**flow/constraint.sdc**
```tcl
create_clock -name core_clock -period 5.58 [get_ports {clk}]
set_input_delay 1.1160 -clock core_clock [delete_from_list [all_inputs] [get_ports {clk}]]
set_output_delay 1.1160 -clock core_clock [all_outputs]
set_load 0.01 [all_outputs]
```
**flow/run.sh**
```bash
#!/bin/bash
# the make line also repeats each setting of config.mk as NAME=value (left out here)
make -C /OpenROAD-flow-scripts/flow DESIGN_CONFIG=/design/flow/config.mk WORK_HOME=/design/flow/orfs CLKGATE_MAP_FILE= finish
```
**flow/design.v**
```verilog
`timescale 1ns / 1ps
module Lowpass(input clk, input rst, input en, input [15:0] in, output [15:0] out);
	reg [15:0] ff [31:0];
	assign out = en ? ( ff[0] + ff[1] + ff[2]+ ff[3]+ ff[4]+ ff[5]+ ff[6]+ ff[7]+ ff[8]+ ff[9]+ ff[10]+ ff[11]+ ff[12]+ ff[13]+ ff[14]+
	ff[15]+ ff[16]+ ff[17]+ ff[18]+ ff[19]+ ff[20]+ ff[21]+ ff[22]+ ff[23]+ ff[24]+ ff[25]+ ff[26]+ ff[27]+ ff[28]+ ff[29]+ ff[30]+ ff[31]) >> 6 : 16'b0;
	integer i, j;
	always@(posedge clk or posedge rst) begin
		if(rst)
			for(i = 0; i < 32; i = i + 1)
				ff[i] <= 16'b0;
		else if(en) begin
			ff[0] <= in;
			for(i = 1; i < 32; i = i + 1)
				ff[i] <= ff[i-1];
		end
	end
endmodule
```
**flow/config.mk**
```make
export PLATFORM = sky130hd
export DESIGN_NAME = Lowpass
export DESIGN_NICKNAME = Lowpass
export VERILOG_FILES = /design/flow/design.v
export SDC_FILE = /design/flow/constraint.sdc
export NUM_CORES = 4
export LEC_CHECK = 0
export ABC_AREA = 1
export CAP_MARGIN = 20
export CORE_MARGIN = 2
export CORE_UTILIZATION = 72
export GPL_ROUTABILITY_DRIVEN = 0
export PLACE_DENSITY = 0.37
export SLEW_MARGIN = 20
export TNS_END_PERCENT = 10
```
==> results of run 1 <==
-- timing repair --
item	in CTS	in global routing
endpoints found under the setup margin	10	10
setup buffers	0	4
pin swaps	16	47
hold buffers	0	0
resized	70	57
endpoints found under the hold margin	0	0
-- stage by stage --
step / instances / hold slack (ns) / TNS, ns / instance area (µm²)
floorplan: 3135 / 0.453 / -1285.69 / 30700
global placement: 3824 / 0.458 / -21.87 / 33000
detailed placement: 3824 / 0.465 / -22.83 / 33000
CTS: 3920 / 0.474 / -23.75 / 35000
global route: 3923 / 0.497 / -26.08 / 35200
finish: 3923 / 0.472 / -23.98 / 35200
-- layer usage --
metal / vias to the layer above / GRT usage / routed length [µm]
li1: 9626 / - / -
met1: 10456 / 0.354 / 23000
met2: 324 / 0.569 / 34600
met3: 182 / 0.0364 / 1520
met4: 0 / 0.136 / 2750
met5: - / 0 / 0
-- layout make-up --
type                            count  share of cell area
Multi-Input combinational cell   1763               0.424
Sequential cell                   512               0.364
Inverter                          739              0.0792
Timing Repair Buffer              274              0.0613
Clock buffer                       75              0.0450
Tap cell                          539              0.0192
Clock inverter                     21             0.00679
==> metrics.csv, run 1 <==
metric,value,unit
outcome,failed layout checks,
layout check failures,setup timing,
average size of a mapped cell,9.81,µm²
sequential area share after synthesis,0.417,
clock transition at the registers of the reported paths,0.06,ns
CTS tree,built,
max-cap violations,0,
cell type with the largest total area,dfrtp_1,
CP Max Fanout,3,
Yosys Warn Count,2,
GRT Resource Usage Total,0.304,
htree depth,2,
num rows,75,
Root Buffer,clkbuf_16,
cell chain of the critical path,inv_2 > fa_1 > inv_2 > fa_1 > fa_1 > inv_2 > fa_1 > inv_2 > fa_1 > fa_1 > fa_1 > inv_2 > fa_1 > inv_2 > ha_4 > nand4_1 > o41ai_4 > buf_4 > a31oi_4 > o21ai_2 > a21oi_2 > buf_2,
Fin. Hold Viols,0,
total grt overflow,0,
logic area,0.0149,mm²
cell with the most instances after synthesis,inv_1,
fraction of registers with async set or reset after synthesis,1.00,
Worst EP required,4.46,ns
hold endpoint,ff[13][10],
IO Port Bufs,28,
Critical Path Slowest Stage Cell,fa_1,
worst setup margin,-2.55,ns
DR vias,20588,
worst hold path class,register to register,
yosys simple share,0.0971,
clk latency late pin,0.61,ns
First-pass DRT Iterations,5,
kind of critical path,register to primary output,
R2R Path Start,ff[26][4],
area of the mapped netlist,0.0307,mm²
"Compound Share, Synth",0.0816,
crit-path leading delay family,adder cells,
Fin Clk Skew,0.0228,ns
OpenROAD warnings,47,
sum of buffers and inverters on the critical path,8,
Final nets,3814,
largest net degree at the start of global routing,256,
CTS buffer count,54,
R2R depth,4,
type of origin of the critical path,register,
ys flops,512,
Layout area overhead,14.6,%
DP Worst Slack,-2.47,ns
Crit path depth,22,
"area share, top type",0.417,
Critical Path Sink,out[7],
Residual DRC,0,
crit path time final,8.13,ns
Top-Level Pins,35,
flip-flops with a built-in enable,0,
crit end category,primary output,
slew margin rel.,0.218,
first-pass GRT wire length,107000,µm
Setup Viol. Count Final,10,
Fmax achieved,0.123,GHz
clock tree buffer depth,3,
crit-path most repeated cell,fa_1,
Tcrit/Tclk final,1.46,
Die Y,211,µm
Post-DP HPWL,42800,µm
post-synthesis cell count,3130,
Dominant comb cell,adder cells,
synth cell count leaders,"inv_1 (739), nand2_1 (723), dfrtp_1 (512)",
chip area line of the yosys report,0.0307,mm²
initial antenna violation count,0,
XOR/XNOR Area Share,0.00913,
Top cells by area,"dfrtp_1 (42%), fa_1 (28%), inv_1 (9.0%)",
Worst Setup SP,ff[26][4],
WL final,61900,µm
Iteration-0 DRC Markers,1432,
"FA/HA/MAJ Cells, Area Fraction",0.287,
Reg2Reg Capture Point,ff[27][4],
dominant register cell,dfrtp_1,
HP Start,ff[12][10],
FP Util,0.730,
"Largest stage delay, worst path",0.58,ns
WL per Instance,15.8,µm
RSZ-0062 raised after global routing,yes,
vias in the first global route,23306,
antenna cells,0,
flop-to-flop setup slack,4.64,ns
critical path arrival,7.01,ns
core area,0.0420,mm²
via/cell ratio,5.25,
Worst Tran Pin Value,1.17,ns
Multiplexer share,0,
Flop area,0.0128,mm²
fillers,2406,
post-detailed-route count of antenna-violating nets,0,
DIE WIDTH,211,µm
Chip Area,0.0443,mm²
yosys cell count,3130,
fin util,0.837,
# clock sinks,512,
"Slew Viols, Final",0,
Cell Type Count,29,
Cells on Worst Hold Path,2,
==> run 2: changes to the inputs <==
Settings changed: CTS_CLUSTER_SIZE set to 72, GPL_ROUTABILITY_DRIVEN 0 to unset, PLACE_DENSITY 0.37 to unset, PLACE_DENSITY_LB_ADDON set to 0.2, TNS_END_PERCENT 10 to unset.
Clock period 5.58 ns to 7.3 ns, I/O delays scaled along.
==> run 2 against run 1 <==
  * Still fails the layout checks on setup timing
  * Clock skew down 0.011 ns
  * Final area about the same
  * Worst hold slack better by 0.014 ns
  * Die area unchanged
  * Setup slack better by 1.5 ns
==> metrics.csv, run 2 <==
metric,value,unit
Top-Level Pins,35,
"Slew Viols, Final",0,
flop-to-flop setup slack,6.30,ns
CP Max Fanout,5,
cell with the most instances after synthesis,inv_1,
global routing's busiest layer,met2,
Die Y,211,µm
R2R Path Start,ff[12][2],
first-pass GRT wire length,109000,µm
Setup Viol. Count Final,10,
Fin. Hold Viols,0,
Setup Total Neg Slack,-9.90,ns
outcome,failed layout checks,
largest net degree at the start of global routing,278,
synth cell count leaders,"inv_1 (739), nand2_1 (723), dfrtp_1 (512)",
gp weighted congestion,0.819,
Critical Path Slowest Stage Cell,fa_2,
First-pass DRT Iterations,7,
Residual DRC,0,
clock transition at the registers of the reported paths,0.06,ns
vias in the first global route,23521,
sum of buffers and inverters on the critical path,6,
flip-flops with a built-in enable,0,
crit end category,primary output,
Multiplexer share,0,
cell chain of the critical path,inv_2 > fa_1 > fa_1 > inv_2 > fa_1 > inv_1 > fa_1 > inv_2 > fa_1 > fa_1 > fa_1 > fa_2 > ha_4 > a21oi_2 > o21ai_2 > a21oi_2 > o41ai_4 > buf_4 > a31oi_4 > o21ai_2 > a21oi_2 > buf_2,
average size of a mapped cell,9.81,µm²
type of origin of the critical path,register,
max-cap violations,0,
hold endpoint,ff[5][1],
Fmax achieved,0.120,GHz
GRT Resource Usage Total,0.314,
Fin Clk Skew,0.0120,ns
htree depth,2,
XOR/XNOR Area Share,0.00913,
Chip Area,0.0443,mm²
total grt overflow,0,
DP Worst Slack,-1.15,ns
Dominant comb cell,adder cells,
Tcrit/Tclk final,1.15,
Iteration-0 DRC Markers,1708,
crit-path most repeated cell,fa_1,
DR vias,21180,
CTS tree,built,
yosys simple share,0.0971,
IO Port Bufs,28,
worst setup margin,-1.06,ns
HP Start,ff[4][1],
initial antenna violation count,0,
via/cell ratio,5.40,
Cell Type Count,29,
FP Util,0.730,
# clock sinks,512,
DIE WIDTH,211,µm
area of the mapped netlist,0.0307,mm²
Worst Tran Pin Value,1.08,ns
sequential area share after synthesis,0.417,
Worst EP required,5.84,ns
Crit path depth,22,
worst hold path class,register to register,
layout check failures,setup timing,
"Largest stage delay, worst path",0.59,ns
Critical Path Sink,out[7],
ys flops,512,
fin util,0.836,
post-synthesis cell count,3130,
clk latency late pin,0.61,ns
"FA/HA/MAJ Cells, Area Fraction",0.287,
Cells on Worst Hold Path,2,
antenna cells,0,
Hold WS,0.486,ns
Reg2Reg Capture Point,ff[13][2],
post-detailed-route count of antenna-violating nets,0,
RSZ-0062 raised after global routing,yes,
chip area line of the yosys report,0.0307,mm²
num rows,75,
Worst Setup SP,ff[21][6],
Root Buffer,clkbuf_16,
core area,0.0420,mm²
CTS buffer count,53,
met3 usage,0.0372,
fillers,2137,
Flop area,0.0128,mm²
cell type with the largest total area,dfrtp_1,
R2R depth,4,
GR Layer Usage met2,0.581,
yosys cell count,3130,
Post-DP HPWL,43500,µm
"area share, top type",0.417,
Yosys Warn Count,2,
Final nets,3812,
critical path arrival,6.90,ns
OpenROAD warnings,45,
WL final,65000,µm
logic area,0.0149,mm²
fraction of registers with async set or reset after synthesis,1.00,
crit-path leading delay family,adder cells,
slew margin rel.,0.280,
"Compound Share, Synth",0.0816,
Top cells by area,"dfrtp_1 (42%), fa_1 (28%), inv_1 (9.0%)",
crit path time final,8.36,ns
GRT met1 Usage,0.355,
kind of critical path,register to primary output,
WL per Instance,16.6,µm
dominant register cell,dfrtp_1,
Layout area overhead,14.5,%
clock tree buffer depth,3,
-- run 2: area by class of cell --
class                      count  area share
multi-input combinational   1763       0.425
clock inverter                18     0.00523
clock buffer                  79      0.0454
inverter                     739      0.0792
tap                          539      0.0192
timing repair buffer         273      0.0613
sequential                   512       0.365
-- run 2: metal layers --
metal / wire, µm / vias to the layer above
li1: - / 9622
met1: 22700 / 10724
met2: 36400 / 596
met3: 2260 / 238
met4: 3680 / 0
met5: 0 / -
-- run 2: stage by stage --
step	instance area, µm²	std cells
2_1_floorplan	30700	3135
3_3_place_gp	33000	3817
4_1_cts	34900	3918
6_report	35200	3923
3_5_place_dp	33000	3817
5_1_grt	35200	3923
-- run 2: repair_timing --
item | CTS | global route
hold buffers | 0 | 0
setup endpoints to repair | 10 | 10
resized | 75 | 49
pin swaps | 34 | 39
setup buffers | 4 | 5
==> run 3: changes to the inputs <==
Settings changed: ABC_AREA 1 to unset, CORE_UTILIZATION 72 to 65, CTS_CLUSTER_SIZE 72 to unset, PLACE_DENSITY_LB_ADDON 0.2 to unset.
Clock period 7.3 ns to 8.05 ns, I/O delays scaled along.
==> run 3 against run 2 <==
  * The layout still fails its checks (setup timing)
  * First-iteration DRC count decreased by 60%
  * Final cell count decreased by 18%
  * Core utilization is 9.5 points lower
  * Clock skew decreased by 0.0014 ns
  * Critical path depth unchanged
  * Clock-buffer cell count grew 5
  * Final area decreased by 2.5%
  * Synthesized cell count shrank 23%
==> metrics.csv, run 3 <==
metric,value,unit
Setup Viol. Count Final,10,
FP Util,0.654,
post-detailed-route count of antenna-violating nets,0,
Fin Clk Skew,0.0106,ns
Multiplexer share,0.120,
"Slew Viols, Final",0,
clk latency late pin,0.60,ns
DIE WIDTH,220,µm
CP Max Fanout,5,
clock transition at the registers of the reported paths,0.06,ns
num rows,79,
Hold WS,0.470,ns
First-pass DRT Iterations,7,
slew margin rel.,0.178,
cell with the most instances after synthesis,inv_1,
cell type with the largest total area,dfrtp_1,
antenna cells,0,
OpenROAD warnings,39,
fraction of registers with async set or reset after synthesis,1.00,
DR vias,16358,
sum of buffers and inverters on the critical path,7,
max-cap violations,0,
worst hold path class,register to register,
crit path time final,8.57,ns
yosys simple share,0.0273,
area of the mapped netlist,0.0302,mm²
cell chain of the critical path,fa_1 > inv_1 > fa_1 > inv_1 > fa_1 > inv_2 > fa_1 > inv_1 > fa_1 > fa_1 > fa_1 > fa_1 > ha_4 > a21oi_2 > o21ai_2 > and2_4 > a221o_2 > buf_6 > buf_6 > xor2_1 > and2_1 > buf_2,
Chip Area,0.0483,mm²
HP Start,ff[1][5],
initial antenna violation count,0,
Worst Tran Pin Value,1.23,ns
Worst Setup SP,ff[20][5],
Cell Type Count,30,
CTS tree,built,
largest net degree at the start of global routing,233,
type of origin of the critical path,register,
post-synthesis cell count,2418,
core area,0.0463,mm²
R2R depth,2,
crit-path leading delay family,adder cells,
"area share, top type",0.424,
yosys cell count,2418,
chip area line of the yosys report,0.0302,mm²
clock tree buffer depth,3,
critical path arrival,6.96,ns
flop-to-flop setup slack,7.11,ns
Worst EP required,6.44,ns
"FA/HA/MAJ Cells, Area Fraction",0.291,
Post-Layout Cell Count,3228,
"Compound Share, Synth",0.0354,
CTS buffer count,56,
fin util,0.741,
crit end category,primary output,
layout check failures,setup timing,
vias in the first global route,18803,
Critical Path Slowest Stage Cell,fa_1,
gp weighted congestion,0.824,
fillers,3136,
average size of a mapped cell,12.5,µm²
flip-flops with a built-in enable,0,
Top-Level Pins,35,
"Largest stage delay, worst path",0.56,ns
Reg2Reg Capture Point,ff[7][9],
Cells on Worst Hold Path,2,
Die Y,220,µm
Tcrit/Tclk final,1.06,
Residual DRC,0,
Met3 Wirelength,1380,µm
# clock sinks,512,
Fmax achieved,0.117,GHz
Iteration-0 DRC Markers,683,
Final nets,3044,
Post-DP HPWL,36500,µm
first-pass GRT wire length,87600,µm
Dominant comb cell,adder cells,
WL per Instance,15.6,µm
hold_buf cts,0,
Placed Cells,3115,
worst setup margin,-0.520,ns
Flop area,0.0128,mm²
Layout area overhead,13.4,%
M1 wire length,17800,µm
Critical Path Sink,out[4],
sequential area share after synthesis,0.424,
XOR/XNOR Area Share,0.0206,
Crit path depth,22,
Root Buffer,clkbuf_16,
RSZ-0062 raised after global routing,yes,
Setup Total Neg Slack,-3.75,ns
Fin. Hold Viols,0,
synth cell count leaders,"inv_1 (566), dfrtp_1 (512), fa_1 (422)",
WL final,50300,µm
Yosys Warn Count,2,
htree depth,2,
dominant register cell,dfrtp_1,
Highest Signal Layer,met4,
outcome,failed layout checks,
logic area,0.0151,mm²
hold endpoint,ff[2][5],
met2 WL post-DR,29700,µm
R2R Path Start,ff[7][9],
via/cell ratio,5.07,
kind of critical path,register to primary output,
GRT Resource Usage Total,0.231,
Top cells by area,"dfrtp_1 (42%), fa_1 (28%), mux2_2 (12%)",
ys flops,512,
total grt overflow,0,
IO Port Bufs,28,
crit-path most repeated cell,fa_1,
-- run 3: per-layer routing --
layer  vias to the layer above  global-route usage
met2                       131               0.456
met3                        92              0.0374
met5                         -                   0
li1                       7643                   -
met4                         0              0.0644
met1                      8492               0.255
-- run 3: layout make-up --
type / instances / area share
Inverter: 566 / 0.0621
Timing Repair Buffer: 178 / 0.0423
Multi-Input combinational cell: 1260 / 0.441
Clock inverter: 21 / 0.00956
Tap cell: 607 / 0.0222
Clock buffer: 84 / 0.0490
Sequential cell: 512 / 0.374
-- run 3: metrics by stage --
| step | cell area, µm² | setup slack (ns) |
|---|---|---|
| 2_1_floorplan | 30300 | -0.512 |
| 3_3_place_gp | 32100 | -0.426 |
| 3_5_place_dp | 32100 | -0.544 |
| 4_1_cts | 34200 | -0.684 |
| 5_1_grt | 34300 | -0.779 |
| 6_report | 34300 | -0.520 |
-- run 3: repair_timing --
item                                    in CTS  in global routing
endpoints found under the setup margin      10                 10
buffers inserted                             4                  5
gates resized                               63                 26
pin swaps                                   32                 25
==> run 4: changes to the inputs <==
Settings changed: CORE_UTILIZATION 65 to 70, CTS_CLUSTER_SIZE set to 37, MAX_ROUTING_LAYER set to met4.
Clock period 8.05 ns to 8.19 ns, I/O delays scaled along.
==> run 4 against run 3 <==
  * Still fails the layout checks on setup timing
  * Sequential share of layout area rose by 0.77 points
  * Global-route usage increased by 2.3 points
  * Final cell count decreased by 2.5%
  * Synthesized area stayed put
  * Critical endpoint is now out[8]
  * Die area is 7.0% lower
  * Synthesized cell count unchanged
  * Via count shrank 0.86%
==> metrics.csv, run 4 <==
metric,value,unit
flop-to-flop setup slack,7.26,ns
global routing's busiest layer,met2,
R2R Path Start,ff[15][3],
cell area after placement,0.0317,mm²
cell with the most instances after synthesis,inv_1,
"area share, top type",0.424,
Multiplexer share,0.120,
layout check failures,setup timing,
WL final,50400,µm
post-synthesis cell count,2418,
cell type with the largest total area,dfrtp_1,
cell chain of the critical path,fa_1 > inv_2 > fa_1 > fa_1 > fa_1 > inv_2 > fa_2 > fa_1 > fa_1 > inv_1 > fa_1 > inv_2 > ha_4 > a21oi_4 > o21ai_2 > and2_4 > a221o_2 > buf_6 > a31oi_4 > xnor2_1 > and2_1 > buf_2,
outcome,failed layout checks,
worst setup margin,-0.461,ns
WL per Instance,16.0,µm
Tcrit/Tclk final,1.06,
Final nets,2995,
crit-path leading delay family,adder cells,
CTS buffer count,54,
Fmax achieved,0.116,GHz
ys flops,512,
R2R depth,2,
Top-Level Pins,35,
fin util,0.783,
dominant register cell,dfrtp_1,
post-detailed-route count of antenna-violating nets,0,
"Slew Viols, Final",0,
GR Layer Usage met2,0.476,
Worst EP required,6.55,ns
largest net degree at the start of global routing,162,
type of origin of the critical path,register,
Post-DP HPWL,36700,µm
Top cells by area,"dfrtp_1 (42%), fa_1 (28%), mux2_2 (12%)",
num rows,76,
first-pass GRT wire length,86600,µm
Residual DRC,0,
kind of critical path,register to primary output,
synth cell count leaders,"inv_1 (566), dfrtp_1 (512), fa_1 (422)",
met3 usage,0.0372,
clk latency late pin,0.60,ns
flip-flops with a built-in enable,0,
Setup Total Neg Slack,-3.38,ns
Fin Clk Skew,0.00757,ns
DR vias,16217,
max-cap violations,0,
First-pass DRT Iterations,7,
Cells on Worst Hold Path,2,
HP Start,ff[1][3],
total grt overflow,0,
worst hold path class,register to register,
Critical Path Slowest Stage Cell,fa_2,
RSZ-0062 raised after global routing,yes,
"Largest stage delay, worst path",0.60,ns
Reg2Reg Capture Point,ff[15][3],
"FA/HA/MAJ Cells, Area Fraction",0.291,
initial antenna violation count,0,
GRT Resource Usage Total,0.254,
gp weighted congestion,0.817,
slew margin rel.,0.312,
crit-path most repeated cell,fa_1,
OpenROAD warnings,39,
# clock sinks,512,
antenna cells,0,
clock transition at the registers of the reported paths,0.06,ns
Fin. Hold Viols,0,
Hold WS,0.483,ns
crit path time final,8.65,ns
DIE WIDTH,212,µm
vias in the first global route,18484,
sum of buffers and inverters on the critical path,6,
chip area line of the yosys report,0.0302,mm²
XOR/XNOR Area Share,0.0206,
critical path arrival,7.01,ns
Post-Layout Cell Count,3148,
Layout area overhead,11.1,%
Cell Type Count,30,
Die Y,212,µm
CP Max Fanout,3,
htree depth,2,
Setup Viol. Count Final,9,
yosys cell count,2418,
Dominant comb cell,adder cells,
fraction of registers with async set or reset after synthesis,1.00,
crit end category,primary output,
via/cell ratio,5.15,
hold endpoint,ff[2][3],
Chip Area,0.0449,mm²
GRT met1 Usage,0.282,
area of the mapped netlist,0.0302,mm²
Worst Setup SP,ff[20][4],
"Compound Share, Synth",0.0354,
sequential area share after synthesis,0.424,
Critical Path Sink,out[8],
average size of a mapped cell,12.5,µm²
Worst Tran Pin Value,1.03,ns
post-route cell area,0.0336,mm²
yosys simple share,0.0273,
Placed Cells,3049,
Yosys Warn Count,2,
IO Port Bufs,28,
core area,0.0429,mm²
CTS tree,built,
hold_buf cts,0,
clock tree buffer depth,3,
FP Util,0.705,
Iteration-0 DRC Markers,818,
Crit path depth,22,
Root Buffer,clkbuf_16,
run 4: cell type report:
| cell class | instances | area (µm²) |
|---|---|---|
| sequential | 512 | 12800 |
| clock buffer | 82 | 1600 |
| inverter | 566 | 2130 |
| tap | 585 | 732 |
| timing repair buffer | 131 | 1070 |
| multi-input combinational | 1260 | 15100 |
| fill | 2625 | 9300 |
| clock inverter | 12 | 116 |
run 4: metrics by stage:
| step | setup WS, ns |
|---|---|
| floorplan | -0.400 |
| global placement | -0.304 |
| detailed placement | -0.400 |
| CTS | -0.556 |
| global route | -0.644 |
| finish | -0.461 |
run 4: per-layer routing:
layer	wire, µm	vias up
met2	29600	147
li1	-	7503
met4	1400	0
met5	0	-
met1	18200	8473
met3	1200	94
run 4: what timing repair did:
action	4_1_cts	5_1_grt
buffers inserted	4	1
pin swaps	29	31
endpoints found under the setup margin	10	10
gates resized	60	29
==> run 5: changes to the inputs <==
Settings changed: ABC_AREA set to 1, CTS_CLUSTER_SIZE 37 to 72, MAX_ROUTING_LAYER met4 to unset, SETUP_SLACK_MARGIN set to 1.6.
Clock period 8.19 ns to 6.72 ns, I/O delays scaled along.
==> run 5 against run 4 <==
  * Still fails the layout checks on setup timing
  * Via count increased by 28%
  * Clock-buffer cell count is 1 lower
  * Global-route usage up 5.0 points
  * Critical endpoint is now out[5]
  * Final cell count rose by 27%
  * Sequential cell count unchanged
  * Highest routed layer unchanged
  * Final area is 5.9% higher
  * Synthesized cell count grew 29%
  * Setup slack worse by 1.2 ns
==> metrics.csv, run 5 <==
metric,value,unit
outcome,failed layout checks,
layout check failures,setup timing,
Top-Level Pins,35,
# clock sinks,512,
R2R Path Start,ff[12][2],
clk latency late pin,0.60,ns
worst hold path class,register to register,
Dominant comb cell,adder cells,
"area share, top type",0.417,
crit end category,primary output,
DIE WIDTH,213,µm
Final nets,3841,
Crit path depth,21,
clock transition at the registers of the reported paths,0.06,ns
via/cell ratio,5.18,
CTS buffer count,54,
RSZ-0062 raised after global routing,yes,
total grt overflow,0,
Chip Area,0.0456,mm²
critical path arrival,6.99,ns
ys flops,512,
average size of a mapped cell,9.81,µm²
cell with the most instances after synthesis,inv_1,
yosys cell count,3130,
Critical Path Sink,out[5],
"Slew Viols, Final",0,
Yosys Warn Count,2,
dominant register cell,dfrtp_1,
first-pass GRT wire length,108000,µm
"Compound Share, Synth",0.0816,
WL final,63600,µm
Multiplexer share,0,
flop-to-flop setup slack,5.79,ns
num rows,76,
antenna cells,0,
kind of critical path,register to primary output,
post-detailed-route count of antenna-violating nets,0,
Flop area,0.0128,mm²
Layout area overhead,15.8,%
largest net degree at the start of global routing,172,
CP Max Fanout,3,
slew margin rel.,0.276,
Cell Type Count,29,
Root Buffer,clkbuf_16,
WL per Instance,15.9,µm
hold endpoint,ff[24][7],
Setup Total Neg Slack,-13.99,ns
GRT Resource Usage Total,0.304,
cell chain of the critical path,fa_1 > inv_1 > fa_1 > fa_1 > fa_1 > inv_1 > fa_1 > fa_1 > fa_1 > inv_1 > fa_1 > inv_2 > ha_4 > buf_6 > nand4_1 > o41ai_4 > buf_4 > buf_6 > o21ai_2 > a21oi_2 > buf_2,
max-cap violations,0,
OpenROAD warnings,47,
Worst EP required,5.38,ns
Setup Viol. Count Final,10,
gp weighted congestion,0.815,
flip-flops with a built-in enable,0,
Top cells by area,"dfrtp_1 (42%), fa_1 (28%), inv_1 (9.0%)",
Reg2Reg Capture Point,ff[12][2],
Post-DP HPWL,43500,µm
crit-path leading delay family,adder cells,
Fin Clk Skew,0.00789,ns
HP Start,ff[23][7],
initial antenna violation count,0,
Residual DRC,0,
R2R depth,3,
synth cell count leaders,"inv_1 (739), nand2_1 (723), dfrtp_1 (512)",
core area,0.0432,mm²
Fin. Hold Viols,0,
Worst Setup SP,ff[19][4],
"Largest stage delay, worst path",0.56,ns
htree depth,2,
FP Util,0.711,
Die Y,213,µm
crit path time final,8.34,ns
"FA/HA/MAJ Cells, Area Fraction",0.287,
cell type with the largest total area,dfrtp_1,
fraction of registers with async set or reset after synthesis,1.00,
Cells on Worst Hold Path,2,
Critical Path Slowest Stage Cell,fa_1,
logic area,0.0151,mm²
worst setup margin,-1.62,ns
Tcrit/Tclk final,1.24,
Fmax achieved,0.120,GHz
chip area line of the yosys report,0.0307,mm²
sequential area share after synthesis,0.417,
post-synthesis cell count,3130,
Worst Tran Pin Value,1.09,ns
DR vias,20698,
crit-path most repeated cell,fa_1,
area of the mapped netlist,0.0307,mm²
sum of buffers and inverters on the critical path,8,
yosys simple share,0.0971,
IO Port Bufs,28,
clock tree buffer depth,3,
First-pass DRT Iterations,5,
Iteration-0 DRC Markers,1463,
type of origin of the critical path,register,
vias in the first global route,23277,
fillers,2572,
XOR/XNOR Area Share,0.00913,
CTS tree,built,
## run 5: what timing repair did
item	CTS	global route
buffers inserted	12	7
setup endpoints to repair	10	10
pin swaps	49	49
resized	93	45
hold buffers	0	0
## run 5: metal layers
| layer | global-route usage | vias up | share of wire |
|---|---|---|---|
| li1 | - | 9672 | - |
| met1 | 0.341 | 10537 | 0.36 |
| met2 | 0.577 | 330 | 0.57 |
| met3 | 0.0429 | 159 | 0.027 |
| met4 | 0.132 | 0 | 0.043 |
| met5 | 0 | - | 0 |
## run 5: area by class of cell
class | count | share of cell area
clock buffers | 81 | 0.0457
flip-flops and latches | 512 | 0.360
well taps | 585 | 0.0206
inverters | 739 | 0.0783
repair buffers | 301 | 0.0664
multi-input cells | 1763 | 0.424
clock inverters | 17 | 0.00450
## run 5: per-stage QoR
| step | hold slack, ns | utilization | std cells | area (µm²) | worst slack, ns |
|---|---|---|---|---|---|
| floorplan | 0.453 | - | 3135 | 30900 | -1.58 |
| global placement | 0.460 | 0.773 | 3881 | 33400 | -1.29 |
| detailed placement | 0.472 | 0.773 | 3881 | 33400 | -1.42 |
| CTS | 0.484 | 0.819 | 3991 | 35400 | -1.65 |
| global route | 0.507 | 0.824 | 3998 | 35600 | -1.77 |
| finish | 0.486 | 0.824 | 3998 | 35600 | -1.62 |
==> run 6: changes to the inputs <==
Settings changed: CAP_MARGIN 20 to 0, CORE_UTILIZATION 70 to 72, CTS_CLUSTER_SIZE 72 to 10, GPL_ROUTABILITY_DRIVEN set to 0, PLACE_DENSITY_LB_ADDON set to 0.06, SETUP_SLACK_MARGIN 1.6 to unset, SLEW_MARGIN 20 to 40, TNS_END_PERCENT set to 10.
Clock period 6.72 ns to 5.58 ns, I/O delays scaled along.
==> run 6 against run 5 <==
  * The layout still fails its checks (setup timing)
  * Highest routed layer unchanged
  * Sequential share of layout area rose by 0.48 points
  * Critical path type unchanged
  * Register-to-register slack got worse by 1.1 ns
  * Sequential cell count is the same
  * Clock-buffer cell count decreased by 11
  * Setup slack worse by 0.94 ns
  * Worst hold slack worse by 0.0086 ns
==> metrics.csv, run 6 <==
metric,value,unit
Top cells by area,"dfrtp_1 (42%), fa_1 (28%), inv_1 (9.0%)",
First-pass DRT Iterations,5,
clock tree buffer depth,3,
Worst EP required,4.46,ns
Tcrit/Tclk final,1.46,
synth cell count leaders,"inv_1 (739), nand2_1 (723), dfrtp_1 (512)",
initial antenna violation count,1,
Hold WS,0.478,ns
Multiplexer share,0,
crit end category,primary output,
Die Y,211,µm
critical path arrival,7.02,ns
logic area,0.0149,mm²
Setup Viol. Count Final,10,
num rows,75,
RSZ-0062 raised after global routing,yes,
Iteration-0 DRC Markers,1346,
# clock sinks,512,
fraction of registers with async set or reset after synthesis,1.00,
worst setup margin,-2.56,ns
max-cap violations,0,
Reg2Reg Capture Point,ff[8][5],
crit path time final,8.14,ns
R2R depth,3,
"Compound Share, Synth",0.0816,
post-synthesis cell count,3130,
Fin. Hold Viols,0,
flop-to-flop setup slack,4.65,ns
chip area line of the yosys report,0.0307,mm²
DR vias,20733,
CTS tree,built,
first-pass GRT wire length,107000,µm
Worst Setup SP,ff[21][6],
Post-DP HPWL,43800,µm
Critical Path Sink,out[7],
slew margin rel.,0.449,
XOR/XNOR Area Share,0.00913,
via/cell ratio,5.30,
cell area after placement,0.0332,mm²
R2R Path Start,ff[7][5],
post-route cell area,0.0351,mm²
clk latency late pin,0.62,ns
type of origin of the critical path,register,
htree depth,2,
Cells on Worst Hold Path,2,
ys flops,512,
Dominant comb cell,adder cells,
Root Buffer,clkbuf_16,
Post-CTS Setup Repair Bufs,0,
flip-flops with a built-in enable,0,
cell chain of the critical path,inv_2 > fa_1 > fa_1 > inv_1 > fa_1 > inv_1 > fa_1 > inv_1 > fa_1 > fa_2 > fa_2 > fa_1 > ha_4 > nand4_1 > o41ai_4 > buf_4 > a31oi_4 > buf_4 > a21oi_4 > buf_2,
post-detailed-route count of antenna-violating nets,0,
"area share, top type",0.417,
GRT Resource Usage Total,0.307,
crit-path leading delay family,adder cells,
layout check failures,setup timing,
largest net degree at the start of global routing,175,
cell with the most instances after synthesis,inv_1,
Yosys Warn Count,2,
Layout area overhead,14.3,%
WL per Instance,16.0,µm
CTS buffer count,58,
Final nets,3828,
FP Util,0.730,
IO Port Bufs,28,
yosys simple share,0.0971,
HP Start,ff[0][4],
sequential area share after synthesis,0.417,
Placed Cells,3837,
Cell Type Count,29,
DP Worst Slack,-2.60,ns
Chip Area,0.0443,mm²
average size of a mapped cell,9.81,µm²
core area,0.0420,mm²
sum of buffers and inverters on the critical path,7,
crit-path most repeated cell,fa_1,
WL final,62400,µm
DIE WIDTH,211,µm
Top-Level Pins,35,
cell type with the largest total area,dfrtp_1,
vias in the first global route,23320,
outcome,failed layout checks,
antenna cells,0,
hold_buf cts,0,
kind of critical path,register to primary output,
dominant register cell,dfrtp_1,
Residual DRC,0,
total grt overflow,0,
CP Max Fanout,5,
Post-Layout Cell Count,3909,
hold endpoint,ff[1][4],
worst hold path class,register to register,
Critical Path Slowest Stage Cell,fa_1,
"Slew Viols, Final",0,
area of the mapped netlist,0.0307,mm²
OpenROAD warnings,45,
Crit path depth,20,
Fin Clk Skew,0.0191,ns
fillers,2381,
yosys cell count,3130,
Flop area,0.0128,mm²
Worst Tran Pin Value,0.827,ns
"FA/HA/MAJ Cells, Area Fraction",0.287,
Fmax achieved,0.123,GHz
"Largest stage delay, worst path",0.59,ns
clock transition at the registers of the reported paths,0.06,ns
-- run 6: area by class of cell --
class,instances,share of cell area
clock inverter,2,0.00111
timing repair buffer,284,0.0657
multi-input combinational,1763,0.425
tap,539,0.0192
sequential,512,0.365
clock buffer,70,0.0444
inverter,739,0.0794
-- run 6: routing by layer --
metal / wire length, µm / part of all wire / vias to the layer above / global-route usage
li1: - / - / 9640 / -
met1: 22200 / 0.36 / 10494 / 0.351
met2: 35500 / 0.57 / 417 / 0.584
met3: 1780 / 0.028 / 182 / 0.0337
met4: 2870 / 0.046 / 0 / 0.133
met5: 0 / 0 / - / 0
-- run 6: timing repair --
action,in CTS,in global routing
pin swaps,15,27
setup endpoints to repair,10,10
resized,68,36
-- run 6: stage by stage --
stage                      TNS, ns   util
after floorplan           -1285.69      -
final                       -24.24  0.835
after global placement      -21.16  0.788
after global routing        -26.37  0.835
after detailed placement    -22.50  0.790
after CTS                   -23.85  0.831
==> run 7: changes to the inputs <==
Settings changed: ABC_AREA 1 to unset, CAP_MARGIN 0 to 20, CORE_UTILIZATION 72 to 66, CTS_CLUSTER_SIZE 10 to unset, GPL_ROUTABILITY_DRIVEN 0 to unset, PLACE_DENSITY_LB_ADDON 0.06 to unset, SETUP_SLACK_MARGIN set to 1.26, SLEW_MARGIN 40 to 20, TNS_END_PERCENT 10 to unset.
Clock period 5.58 ns to 6.78 ns, I/O delays scaled along.
==> run 7 against run 6 <==
  * The layout still fails its checks (setup timing)
  * Sequential share of layout area fell by 0.19 points
  * Core utilization fell by 5.6 points
  * Clock-buffer cell count grew 15
  * Routed wire length is 15% lower
  * Critical path type unchanged
==> metrics.csv, run 7 <==
metric,value,unit
outcome,failed layout checks,
layout check failures,setup timing,
Final nets,3204,
worst setup margin,-1.65,ns
Top cells by area,"dfrtp_1 (42%), fa_1 (28%), mux2_2 (12%)",
num rows,78,
RSZ-0062 raised after global routing,yes,
synth cell count leaders,"inv_1 (566), dfrtp_1 (512), fa_1 (422)",
sum of buffers and inverters on the critical path,6,
"Slew Viols, Final",0,
CP Max Fanout,4,
post-synthesis cell count,2418,
First-pass DRT Iterations,5,
Hold WS,0.482,ns
flip-flops with a built-in enable,0,
sequential area share after synthesis,0.424,
area of the mapped netlist,0.0302,mm²
CTS tree,built,
R2R depth,3,
HP Start,ff[3][4],
yosys cell count,2418,
Critical Path Slowest Stage Cell,fa_1,
first-pass GRT wire length,91800,µm
Worst Setup SP,ff[20][5],
average size of a mapped cell,12.5,µm²
CTS buffer count,54,
"FA/HA/MAJ Cells, Area Fraction",0.291,
htree depth,2,
via/cell ratio,5.02,
Post-DP HPWL,38200,µm
XOR/XNOR Area Share,0.0206,
crit path time final,8.43,ns
vias in the first global route,19502,
dominant register cell,dfrtp_1,
critical path arrival,7.07,ns
yosys simple share,0.0273,
total grt overflow,0,
crit end category,primary output,
crit-path most repeated cell,fa_1,
post-detailed-route count of antenna-violating nets,0,
clk latency late pin,0.60,ns
Root Buffer,clkbuf_16,
max-cap violations,0,
post-route cell area,0.0353,mm²
Crit path depth,22,
Multiplexer share,0.120,
Fin. Hold Viols,0,
"area share, top type",0.424,
Yosys Warn Count,2,
WL per Instance,15.7,µm
cell area after placement,0.0333,mm²
# clock sinks,512,
slew margin rel.,0.298,
Cells on Worst Hold Path,2,
clock transition at the registers of the reported paths,0.06,ns
R2R Path Start,ff[18][6],
type of origin of the critical path,register,
Iteration-0 DRC Markers,940,
Die Y,218,µm
Residual DRC,0,
Critical Path Sink,out[8],
cell type with the largest total area,dfrtp_1,
Tcrit/Tclk final,1.24,
Layout area overhead,16.6,%
"Largest stage delay, worst path",0.56,ns
hold endpoint,ff[4][4],
FP Util,0.668,
IO Port Bufs,28,
Chip Area,0.0475,mm²
DR vias,16932,
GRT Resource Usage Total,0.245,
crit-path leading delay family,adder cells,
flop-to-flop setup slack,5.73,ns
Cell Type Count,30,
Top-Level Pins,35,
kind of critical path,register to primary output,
core area,0.0453,mm²
initial antenna violation count,0,
chip area line of the yosys report,0.0302,mm²
cell with the most instances after synthesis,inv_1,
fraction of registers with async set or reset after synthesis,1.00,
Dominant comb cell,adder cells,
WL final,53000,µm
ys flops,512,
antenna cells,0,
clock tree buffer depth,3,
Worst Tran Pin Value,1.05,ns
DIE WIDTH,218,µm
Setup Viol. Count Final,10,
worst hold path class,register to register,
"Compound Share, Synth",0.0354,
Reg2Reg Capture Point,ff[19][6],
Setup Total Neg Slack,-14.91,ns
gp weighted congestion,0.814,
largest net degree at the start of global routing,240,
cell chain of the critical path,fa_1 > inv_1 > fa_1 > inv_1 > fa_1 > inv_1 > fa_1 > inv_2 > fa_1 > fa_1 > fa_1 > fa_1 > ha_4 > a21oi_4 > o21ai_2 > and2_4 > a221o_2 > buf_6 > a31oi_4 > xnor2_1 > and2_1 > buf_2,
fillers,2818,
OpenROAD warnings,43,
Worst EP required,5.42,ns
Fmax achieved,0.119,GHz
Fin Clk Skew,0.0147,ns
[run 7: area by class of cell]
type                       instances  area [µm²]  area share
sequential                       512       12800       0.363
timing repair buffer             340        2660      0.0753
inverter                         566        2130      0.0604
clock inverter                    10         133     0.00376
tap                              600         751      0.0213
multi-input combinational       1260       15200       0.430
clock buffer                      85        1630      0.0462
[run 7: timing repair]
item,CTS,global route
resized,58,16
endpoints found under the setup margin,10,10
hold buffers,0,0
pin swaps,31,26
cloned,0,0
setup buffers,6,4
[run 7: metal layers]
layer / global-route usage / vias up / share of wire
li1: - / 7932 / -
met5: 0 / - / 0
met3: 0.0332 / 97 / 0.021
met2: 0.480 / 127 / 0.59
met4: 0.0732 / 0 / 0.028
met1: 0.276 / 8776 / 0.36
[run 7: through the flow]
| step | std cells | utilization | setup WS (ns) |
|---|---|---|---|
| 3_3_place_gp | 3268 | 0.736 | -1.42 |
| 6_report | 3373 | 0.779 | -1.65 |
| 4_1_cts | 3369 | 0.777 | -1.68 |
| 2_1_floorplan | 2423 | - | -1.53 |
| 3_5_place_dp | 3268 | 0.736 | -1.45 |
| 5_1_grt | 3373 | 0.779 | -1.87 |
==> run 8: changes to the inputs <==
Settings changed: CELL_PAD_IN_SITES_DETAIL_PLACEMENT set to 2, CORE_ASPECT_RATIO set to 0.94, CORE_MARGIN 2 to 5, CORE_UTILIZATION 66 to 40, GPL_ROUTABILITY_DRIVEN set to 1, GPL_TIMING_DRIVEN set to 1, MAX_ROUTING_LAYER set to met4, MIN_ROUTING_LAYER set to met2, SETUP_SLACK_MARGIN 1.26 to unset, SLEW_MARGIN 20 to 30, TNS_END_PERCENT set to 50.
Clock period 6.78 ns to 7.65 ns, I/O delays scaled along.
==> run 8 against run 7 <==
  * The layout still fails its checks (setup timing)
  * Routed wire length increased by 110%
  * Global-route usage is 16 points higher
  * Clock skew rose by 0.014 ns
  * Synthesized area unchanged
  * Non-clock buffer count down 21
  * Via count is 63% higher
  * Sequential cell count unchanged
==> metrics.csv, run 8 <==
metric,value,unit
Iteration-0 DRC Markers,5801,
logic area,0.0152,mm²
total grt overflow,0,
layout check failures,setup timing,
Top-Level Pins,35,
WL final,110000,µm
FP Util,0.404,
area of the mapped netlist,0.0302,mm²
Post-DP HPWL,65900,µm
flop-to-flop setup slack,6.47,ns
R2R Path Start,ff[24][11],
Layout area overhead,18.2,%
Cell Type Count,30,
Cells on Worst Hold Path,2,
crit-path most repeated cell,fa_1,
largest net degree at the start of global routing,237,
cell type with the largest total area,dfrtp_1,
# clock sinks,512,
fillers,7182,
synth cell count leaders,"inv_1 (566), dfrtp_1 (512), fa_1 (422)",
initial antenna violation count,2,
yosys simple share,0.0273,
Root Buffer,clkbuf_16,
Top cells by area,"dfrtp_1 (42%), fa_1 (28%), mux2_2 (12%)",
Residual DRC,0,
yosys cell count,2418,
type of origin of the critical path,register,
cell chain of the critical path,inv_1 > fa_1 > inv_1 > fa_2 > fa_1 > fa_2 > fa_1 > fa_2 > fa_1 > fa_1 > ha_1 > a41oi_2 > o21ai_2 > and2_4 > a221o_2 > buf_6 > a31oi_4 > xnor2_1 > and2_1 > buf_2,
post-detailed-route count of antenna-violating nets,0,
RSZ-0062 raised after global routing,yes,
clock transition at the registers of the reported paths,0.07,ns
Fmax achieved,0.109,GHz
IO Port Bufs,28,
Critical Path Sink,out[8],
Dominant comb cell,adder cells,
Yosys Warn Count,2,
Setup Total Neg Slack,-13.65,ns
Multiplexer share,0.120,
htree depth,2,
"area share, top type",0.424,
"FA/HA/MAJ Cells, Area Fraction",0.291,
Fin. Hold Viols,0,
"Largest stage delay, worst path",0.65,ns
Hold WS,0.501,ns
Critical Path Slowest Stage Cell,fa_1,
Setup Viol. Count Final,10,
core area,0.0748,mm²
dominant register cell,dfrtp_1,
"Slew Viols, Final",0,
outcome,failed layout checks,
WL per Instance,29.2,µm
sequential area share after synthesis,0.424,
worst hold path class,register to register,
critical path arrival,7.66,ns
first-pass GRT wire length,162000,µm
GRT Resource Usage Total,0.407,
Worst Setup SP,ff[5][3],
kind of critical path,register to primary output,
cell with the most instances after synthesis,inv_1,
Worst EP required,6.12,ns
clk latency late pin,0.67,ns
Crit path depth,20,
gp weighted congestion,0.756,
Chip Area,0.0812,mm²
Reg2Reg Capture Point,ff[24][11],
CP Max Fanout,4,
Tcrit/Tclk final,1.20,
CTS buffer count,56,
DR vias,27662,
Final nets,3185,
"Compound Share, Synth",0.0354,
vias in the first global route,34805,
max-cap violations,0,
num rows,97,
Fin Clk Skew,0.0291,ns
post-synthesis cell count,2418,
via/cell ratio,7.37,
crit-path leading delay family,adder cells,
clock tree buffer depth,3,
XOR/XNOR Area Share,0.0206,
HP Start,ff[10][2],
hold endpoint,ff[11][2],
OpenROAD warnings,43,
worst setup margin,-1.54,ns
Die Y,277,µm
sum of buffers and inverters on the critical path,4,
fraction of registers with async set or reset after synthesis,1.00,
Flop area,0.0128,mm²
crit end category,primary output,
chip area line of the yosys report,0.0302,mm²
DIE WIDTH,294,µm
R2R depth,2,
ys flops,512,
Worst Tran Pin Value,1.05,ns
flip-flops with a built-in enable,0,
crit path time final,9.19,ns
CTS tree,built,
First-pass DRT Iterations,8,
average size of a mapped cell,12.5,µm²
slew margin rel.,0.302,
==> run 8: what timing repair did <==
action,4_1_cts,5_1_grt
gates resized,80,34
pin swaps,43,32
buffers inserted,9,4
setup endpoints to repair,10,10
hold buffers,0,0
==> run 8: through the flow <==
step	cell area (µm²)	worst slack [ns]	utilization	instances
floorplan	30300	-0.832	-	2423
finish	35700	-1.54	0.478	3752
global placement	33600	-0.850	0.449	3632
CTS	35600	-1.38	0.476	3744
detailed placement	33600	-1.21	0.449	3632
global route	35700	-1.65	0.478	3752
==> run 8: final cells by class <==
type | instances | share of cell area
tap | 990 | 0.0347
clock buffer | 88 | 0.0465
sequential | 512 | 0.359
antenna | 2 | 0.000140
timing repair buffer | 319 | 0.0712
clock inverter | 15 | 0.00441
multi-input combinational | 1260 | 0.425
inverter | 566 | 0.0595
==> run 8: per-layer routing <==
layer	track usage	vias up	part of all wire
met5	-	-	0
met4	0.138	0	0.15
met3	0.391	1391	0.30
met2	0.551	9069	0.55
met1	-	9365	0
li1	-	7837	-
==> run 9: changes to the inputs <==
Settings changed: CELL_PAD_IN_SITES_DETAIL_PLACEMENT 2 to unset, CORE_ASPECT_RATIO 0.94 to unset, CORE_MARGIN 5 to 8, GPL_ROUTABILITY_DRIVEN 1 to unset, GPL_TIMING_DRIVEN 1 to 0, MIN_ROUTING_LAYER met2 to unset, TNS_END_PERCENT 50 to unset.
Clock period 7.65 ns to 10.0 ns, I/O delays scaled along.
==> run 9 against run 8 <==
  * The run now finishes clean
  * Synthesized cell count unchanged
  * Die area up 4.3%
  * Clock-buffer cell count down 6
  * Final area down 4.2%
  * Sequential share of layout area up 1.6 points
  * Setup slack better by 1.8 ns
  * Sequential cell count unchanged
  * Worst hold slack worse by 0.022 ns
  * Register-to-register slack better by 2.7 ns
==> metrics.csv, run 9 <==
metric,value,unit
outcome,"complete, no violations",
WL final,68400,µm
Tcrit/Tclk final,0.971,
Post-DP HPWL,54300,µm
yosys cell count,2418,
hold endpoint,ff[13][1],
CTS buffer count,56,
hold_buf cts,0,
CTS tree,built,
DP Worst Slack,0.619,ns
crit path time final,9.71,ns
Cells on Worst Hold Path,2,
largest net degree at the start of global routing,31,
Crit path depth,22,
vias in the first global route,19791,
IO Port Bufs,27,
GRT Resource Usage Total,0.172,
worst setup margin,0.289,ns
Top-Level Pins,35,
flop-to-flop setup slack,9.16,ns
FP Util,0.401,
Residual DRC,0,
gp weighted congestion,0.847,
Worst Tran Pin Value,0.985,ns
fillers,6710,
Setup Total Neg Slack,0,ns
First-pass DRT Iterations,5,
CP Max Fanout,6,
sequential area share after synthesis,0.424,
Setup Viol. Count Final,0,
Yosys Warn Count,2,
R2R Path Start,ff[8][0],
Critical Path Sink,out[4],
OpenROAD warnings,26,
Placed Cells,3450,
WL per Instance,19.2,µm
Fmax achieved,0.103,GHz
synth cell count leaders,"inv_1 (566), dfrtp_1 (512), fa_1 (422)",
Chip Area,0.0847,mm²
average size of a mapped cell,12.5,µm²
htree depth,2,
post-detailed-route count of antenna-violating nets,0,
Worst EP required,8.00,ns
Reg2Reg Capture Point,ff[9][0],
# clock sinks,512,
total grt overflow,0,
first-pass GRT wire length,111000,µm
Dominant comb cell,adder cells,
num rows,101,
yosys simple share,0.0273,
area of the mapped netlist,0.0302,mm²
Iteration-0 DRC Markers,838,
Cell Type Count,30,
RSZ-0062 raised after global routing,no,
"Slew Viols, Final",0,
initial antenna violation count,0,
max-cap violations,0,
"Largest stage delay, worst path",0.59,ns
XOR/XNOR Area Share,0.0206,
ys flops,512,
cell type with the largest total area,dfrtp_1,
Fin Clk Skew,0.0142,ns
clk latency late pin,0.62,ns
Flop area,0.0128,mm²
critical path arrival,7.71,ns
fraction of registers with async set or reset after synthesis,1.00,
Final nets,3000,
antenna cells,0,
Multiplexer share,0.120,
worst hold path class,register to register,
"Compound Share, Synth",0.0354,
kind of critical path,register to primary output,
Die Y,291,µm
crit-path leading delay family,adder cells,
via/cell ratio,4.74,
cell with the most instances after synthesis,inv_1,
logic area,0.0150,mm²
flip-flops with a built-in enable,0,
chip area line of the yosys report,0.0302,mm²
"area share, top type",0.424,
dominant register cell,dfrtp_1,
Layout area overhead,13.2,%
Root Buffer,clkbuf_16,
clock transition at the registers of the reported paths,0.06,ns
"FA/HA/MAJ Cells, Area Fraction",0.291,
Fin. Hold Viols,0,
Post-Layout Cell Count,3556,
sum of buffers and inverters on the critical path,7,
Critical Path Slowest Stage Cell,fa_1,
post-synthesis cell count,2418,
Worst Setup SP,ff[21][2],
Top cells by area,"dfrtp_1 (42%), fa_1 (28%), mux2_2 (12%)",
type of origin of the critical path,register,
R2R depth,1,
crit end category,primary output,
cell chain of the critical path,inv_1 > fa_1 > inv_1 > fa_1 > inv_1 > fa_1 > fa_1 > inv_1 > fa_1 > fa_1 > inv_1 > fa_1 > inv_1 > fa_1 > ha_1 > a41oi_2 > o21ai_2 > and2_1 > a221o_2 > xor2_1 > and2_1 > clkdlybuf4s50_1,
core area,0.0754,mm²
clock tree buffer depth,3,
crit-path most repeated cell,fa_1,
slew margin rel.,0.343,
DR vias,16865,
HP Start,ff[12][1],
DIE WIDTH,291,µm
## run 9: layer usage
layer  GRT usage  vias up  wire length, µm  share of wire
met5           -        -                0              0
met4      0.0470        0             1830          0.027
met3      0.0191      109             1390          0.020
met2       0.302      185            36200           0.53
met1       0.212     9027            29000           0.42
li1            -     7544                -              -
## run 9: area by class of cell
type	instances	share of cell area
Clock inverter	24	0.00830
Sequential cell	512	0.374
Inverter	566	0.0622
Timing Repair Buffer	49	0.0232
Buffer	85	0.0105
Multi-Input combinational cell	1260	0.438
Tap cell	978	0.0358
Clock buffer	82	0.0473
## run 9: repair_timing
action / in CTS / in global routing
setup endpoints to repair: 4 / 6
buffers inserted: 0 / 0
gates resized: 3 / 7
## run 9: per-stage QoR
step            util  cell area, µm²  hold WS [ns]
6_report       0.454           34200         0.479
5_1_grt        0.454           34200         0.501
4_1_cts        0.453           34200         0.480
3_5_place_dp   0.428           32300         0.467
3_3_place_gp   0.421           31800         0.459
2_1_floorplan      -           30300         0.453
==> run 10: changes to the inputs <==
Settings changed: ABC_AREA set to 1, CORE_ASPECT_RATIO set to 0.85, CORE_MARGIN 8 to 2, CORE_UTILIZATION 40 to 72, CTS_CLUSTER_DIAMETER set to 226, CTS_CLUSTER_SIZE set to 29, GPL_TIMING_DRIVEN 0 to unset, HOLD_SLACK_MARGIN set to -0.09, PLACE_DENSITY set to 0.35, SETUP_SLACK_MARGIN set to 1.38, SLEW_MARGIN 30 to 20.
Clock period 10.0 ns to 5.4 ns, I/O delays scaled along.
==> run 10 against run 9 <==
  * Now fails the layout checks on setup timing
  * Clock skew is 0.0012 ns lower
  * Die area is 48% lower
  * Synthesized area is 1.5% higher
  * Worst hold slack better by 0.0038 ns
  * Routed wire length is 11% lower
  * First-iteration DRC count is 87% higher
==> metrics.csv, run 10 <==
metric,value,unit
outcome,failed layout checks,
layout check failures,setup timing,
CTS tree,built,
crit-path most repeated cell,fa_1,
M1 wire length,26800,µm
IO Port Bufs,28,
largest net degree at the start of global routing,287,
GRT Resource Usage Total,0.307,
cell with the most instances after synthesis,inv_1,
Layout area overhead,11.7,%
post-detailed-route count of antenna-violating nets,0,
R2R depth,4,
CP Max Fanout,4,
clock tree buffer depth,3,
First-pass DRT Iterations,7,
Worst Setup SP,ff[20][6],
dominant register cell,dfrtp_1,
Setup Total Neg Slack,-24.07,ns
Top cells by area,"dfrtp_1 (42%), fa_1 (28%), inv_1 (9.0%)",
gp weighted congestion,0.856,
DR vias,20181,
yosys simple share,0.0971,
yosys cell count,3130,
kind of critical path,register to primary output,
clock transition at the registers of the reported paths,0.12,ns
Cell Type Count,29,
Post-DP HPWL,45400,µm
Die Y,194,µm
"Largest stage delay, worst path",0.57,ns
flip-flops with a built-in enable,0,
Critical Path Sink,out[6],
clk latency late pin,0.57,ns
Final nets,3795,
"area share, top type",0.417,
Chip Area,0.0443,mm²
via/cell ratio,5.19,
cell chain of the critical path,fa_1 > inv_2 > fa_1 > inv_2 > fa_1 > inv_1 > fa_1 > inv_1 > fa_1 > fa_1 > fa_1 > fa_1 > ha_4 > buf_6 > nand2_2 > o21ai_2 > a21o_1 > nand2_1 > nand2_2 > a31o_4 > o21ai_2 > a21oi_2 > buf_2,
Setup Viol. Count Final,10,
cell type with the largest total area,dfrtp_1,
Met3 Wirelength,2490,µm
Crit path depth,23,
# clock sinks,512,
fillers,2564,
Multiplexer share,0,
flop-to-flop setup slack,4.42,ns
num rows,69,
cell area after placement,0.0333,mm²
DIE WIDTH,228,µm
antenna cells,0,
Highest Signal Layer,met4,
RSZ-0062 raised after global routing,yes,
synth cell count leaders,"inv_1 (739), nand2_1 (723), dfrtp_1 (512)",
slew margin rel.,0.215,
Post-Layout Cell Count,3892,
Tcrit/Tclk final,1.47,
max-cap violations,0,
htree depth,1,
initial antenna violation count,0,
Worst Tran Pin Value,1.18,ns
met2 WL post-DR,30600,µm
Fmax achieved,0.126,GHz
Iteration-0 DRC Markers,1564,
Residual DRC,0,
critical path arrival,6.83,ns
first-pass GRT wire length,107000,µm
sequential area share after synthesis,0.417,
crit path time final,7.91,ns
Fin Clk Skew,0.0130,ns
Fin. Hold Viols,0,
Worst EP required,4.32,ns
sum of buffers and inverters on the critical path,6,
average size of a mapped cell,9.81,µm²
Critical Path Slowest Stage Cell,fa_1,
hold_buf cts,0,
ys flops,512,
WL per Instance,15.7,µm
"FA/HA/MAJ Cells, Area Fraction",0.287,
crit-path leading delay family,adder cells,
XOR/XNOR Area Share,0.00913,
worst setup margin,-2.51,ns
core area,0.0420,mm²
hold endpoint,ff[23][8],
worst hold path class,register to register,
post-route cell area,0.0343,mm²
Hold WS,0.483,ns
post-synthesis cell count,3130,
area of the mapped netlist,0.0307,mm²
chip area line of the yosys report,0.0307,mm²
R2R Path Start,ff[23][5],
FP Util,0.732,
HP Start,ff[22][8],
crit end category,primary output,
type of origin of the critical path,register,
Placed Cells,3857,
"Slew Viols, Final",0,
OpenROAD warnings,43,
vias in the first global route,22044,
CTS buffer count,21,
Root Buffer,clkbuf_16,
Dominant comb cell,adder cells,
WL final,61200,µm
Cells on Worst Hold Path,2,
fraction of registers with async set or reset after synthesis,1.00,
Reg2Reg Capture Point,ff[24][5],
Top-Level Pins,35,
"Compound Share, Synth",0.0816,
Yosys Warn Count,2,
total grt overflow,0,
==> run 10: metal layers <==
layer / up-vias / GRT usage
li1: 9537 / -
met1: 10197 / 0.433
met2: 348 / 0.495
met3: 99 / 0.0405
met4: 0 / 0.0593
met5: - / -
==> run 10: repair_timing <==
| item | 4_1_cts | 5_1_grt |
|---|---|---|
| buffers inserted | 5 | 8 |
| pin swaps | 47 | 66 |
| hold endpoints to repair | 0 | 0 |
| setup endpoints to repair | 10 | 10 |
| resized | 86 | 44 |
==> run 10: through the flow <==
stage	util	worst slack, ns
after floorplan	-	-2.63
after global placement	0.795	-2.30
after detailed placement	0.795	-2.36
after CTS	0.812	-2.50
after global routing	0.817	-2.80
final	0.817	-2.51
==> run 10: layout make-up <==
cell class                      count  area, µm²  area share
Inverter                          739       2790      0.0812
Clock inverter                      1       11.3    0.000328
Sequential cell                   512      12800       0.374
Tap cell                          568        711      0.0207
Multi-Input combinational cell   1763      15100       0.441
Clock buffer                       21        526      0.0153
Timing Repair Buffer              288       2340      0.0682
==> run 11: changes to the inputs <==
Settings changed: ABC_AREA 1 to unset, CAP_MARGIN 20 to 15, CORE_ASPECT_RATIO 0.85 to unset, CORE_UTILIZATION 72 to 57, CTS_CLUSTER_DIAMETER 226 to unset, CTS_CLUSTER_SIZE 29 to unset, HOLD_SLACK_MARGIN -0.09 to 0.27, MAX_ROUTING_LAYER met4 to unset, PLACE_DENSITY 0.35 to unset, PLACE_DENSITY_LB_ADDON set to 0.12, SETUP_SLACK_MARGIN 1.38 to unset, SLEW_MARGIN 20 to 5.
Clock period 5.4 ns to 5.7 ns, I/O delays scaled along.
==> run 11 against run 10 <==
  * Still fails the layout checks on setup timing
  * Sequential cell count did not move
  * Synthesized cell count fell by 23%
  * Setup slack improved by 0.036 ns
  * Synthesized area fell by 1.5%
  * Non-clock buffer count rose by 37
  * Die area rose by 24%
  * Highest routed layer unchanged
==> metrics.csv, run 11 <==
metric,value,unit
outcome,failed layout checks,
layout check failures,setup timing,
IO Port Bufs,28,
sequential area share after synthesis,0.424,
Worst Tran Pin Value,1.01,ns
Crit path depth,22,
first-pass GRT wire length,91000,µm
Root Buffer,clkbuf_16,
post-detailed-route count of antenna-violating nets,0,
Yosys Warn Count,2,
WL per Instance,15.2,µm
GRT Resource Usage Total,0.209,
yosys cell count,2418,
critical path arrival,7.04,ns
XOR/XNOR Area Share,0.0206,
core area,0.0526,mm²
post-synthesis cell count,2418,
R2R Path Start,ff[15][4],
crit-path most repeated cell,fa_1,
Hold WS,0.481,ns
"Largest stage delay, worst path",0.62,ns
fraction of registers with async set or reset after synthesis,1.00,
hold endpoint,ff[24][8],
vias in the first global route,19538,
Cells on Worst Hold Path,2,
hold_buf cts,0,
Post-DP HPWL,38400,µm
Fmax achieved,0.122,GHz
Iteration-0 DRC Markers,846,
R2R depth,2,
antenna cells,0,
# clock sinks,512,
via/cell ratio,4.87,
Tcrit/Tclk final,1.43,
synth cell count leaders,"inv_1 (566), dfrtp_1 (512), fa_1 (422)",
cell with the most instances after synthesis,inv_1,
First-pass DRT Iterations,4,
Cell Type Count,30,
yosys simple share,0.0273,
ys flops,512,
type of origin of the critical path,register,
Critical Path Sink,out[6],
Setup Viol. Count Final,10,
kind of critical path,register to primary output,
RSZ-0062 raised after global routing,yes,
DR vias,16818,
worst setup margin,-2.48,ns
clk latency late pin,0.62,ns
flop-to-flop setup slack,4.76,ns
crit path time final,8.18,ns
Die Y,234,µm
initial antenna violation count,0,
slew margin rel.,0.328,
Worst Setup SP,ff[3][4],
clock tree buffer depth,3,
num rows,84,
Layout area overhead,17.2,%
WL final,52400,µm
Multiplexer share,0.120,
OpenROAD warnings,39,
average size of a mapped cell,12.5,µm²
Fin. Hold Viols,0,
Final nets,3191,
"Compound Share, Synth",0.0354,
flip-flops with a built-in enable,0,
FP Util,0.575,
total grt overflow,0,
cell chain of the critical path,inv_2 > fa_1 > inv_2 > fa_1 > fa_1 > fa_1 > fa_1 > fa_1 > fa_1 > inv_1 > fa_1 > inv_2 > ha_4 > a21oi_2 > o21ai_2 > and2_4 > a221o_2 > buf_6 > a31oi_4 > xnor2_1 > and2_1 > buf_2,
clock transition at the registers of the reported paths,0.06,ns
HP Start,ff[23][8],
Top-Level Pins,35,
Residual DRC,0,
"FA/HA/MAJ Cells, Area Fraction",0.291,
Critical Path Slowest Stage Cell,fa_1,
cell type with the largest total area,dfrtp_1,
Dominant comb cell,adder cells,
crit-path leading delay family,adder cells,
CP Max Fanout,5,
CTS tree,built,
worst hold path class,register to register,
htree depth,2,
Top cells by area,"dfrtp_1 (42%), fa_1 (28%), mux2_2 (12%)",
Chip Area,0.0549,mm²
"Slew Viols, Final",0,
CTS buffer count,56,
largest net degree at the start of global routing,183,
Fin Clk Skew,0.0145,ns
chip area line of the yosys report,0.0302,mm²
crit end category,primary output,
"area share, top type",0.424,
gp weighted congestion,0.774,
sum of buffers and inverters on the critical path,6,
Worst EP required,4.56,ns
area of the mapped netlist,0.0302,mm²
max-cap violations,0,
Reg2Reg Capture Point,ff[16][4],
DIE WIDTH,234,µm
dominant register cell,dfrtp_1,
[run 11: through the flow]
step / setup WS [ns] / cell area, µm² / std cells / utilization / setup TNS [ns]
2_1_floorplan: -2.39 / 30300 / 2423 / - / -1236.76
3_3_place_gp: -2.30 / 33400 / 3344 / 0.635 / -20.97
3_5_place_dp: -2.37 / 33400 / 3344 / 0.635 / -21.41
4_1_cts: -2.68 / 35400 / 3452 / 0.673 / -24.13
5_1_grt: -2.73 / 35500 / 3455 / 0.675 / -25.07
6_report: -2.48 / 35500 / 3455 / 0.675 / -22.80
[run 11: cell type report]
class                           instances  area (µm²)
Sequential cell                       512       12800
Fill cell                            3899       17100
Multi-Input combinational cell       1260       15100
Tap cell                              688         861
Inverter                              566        2130
Clock inverter                         20         220
Clock buffer                           84        1730
Timing Repair Buffer                  325        2570
[run 11: what timing repair did]
action                                 in CTS  in global routing
gates cloned                                0                  0
pin swaps                                  29                 31
endpoints found under the hold margin       0                  0
setup endpoints to repair                  10                 10
setup buffers                               5                  3
resized                                    56                 22
[run 11: routing by layer]
| metal | wire (µm) | vias up | part of all wire | global-route usage |
|---|---|---|---|---|
| met1 | 19000 | 8663 | 0.36 | 0.230 |
| met4 | 1520 | 0 | 0.029 | 0.0643 |
| met3 | 1310 | 99 | 0.025 | 0.0328 |
| met5 | 0 | - | 0 | 0 |
| li1 | - | 7921 | - | - |
| met2 | 30600 | 135 | 0.58 | 0.410 |
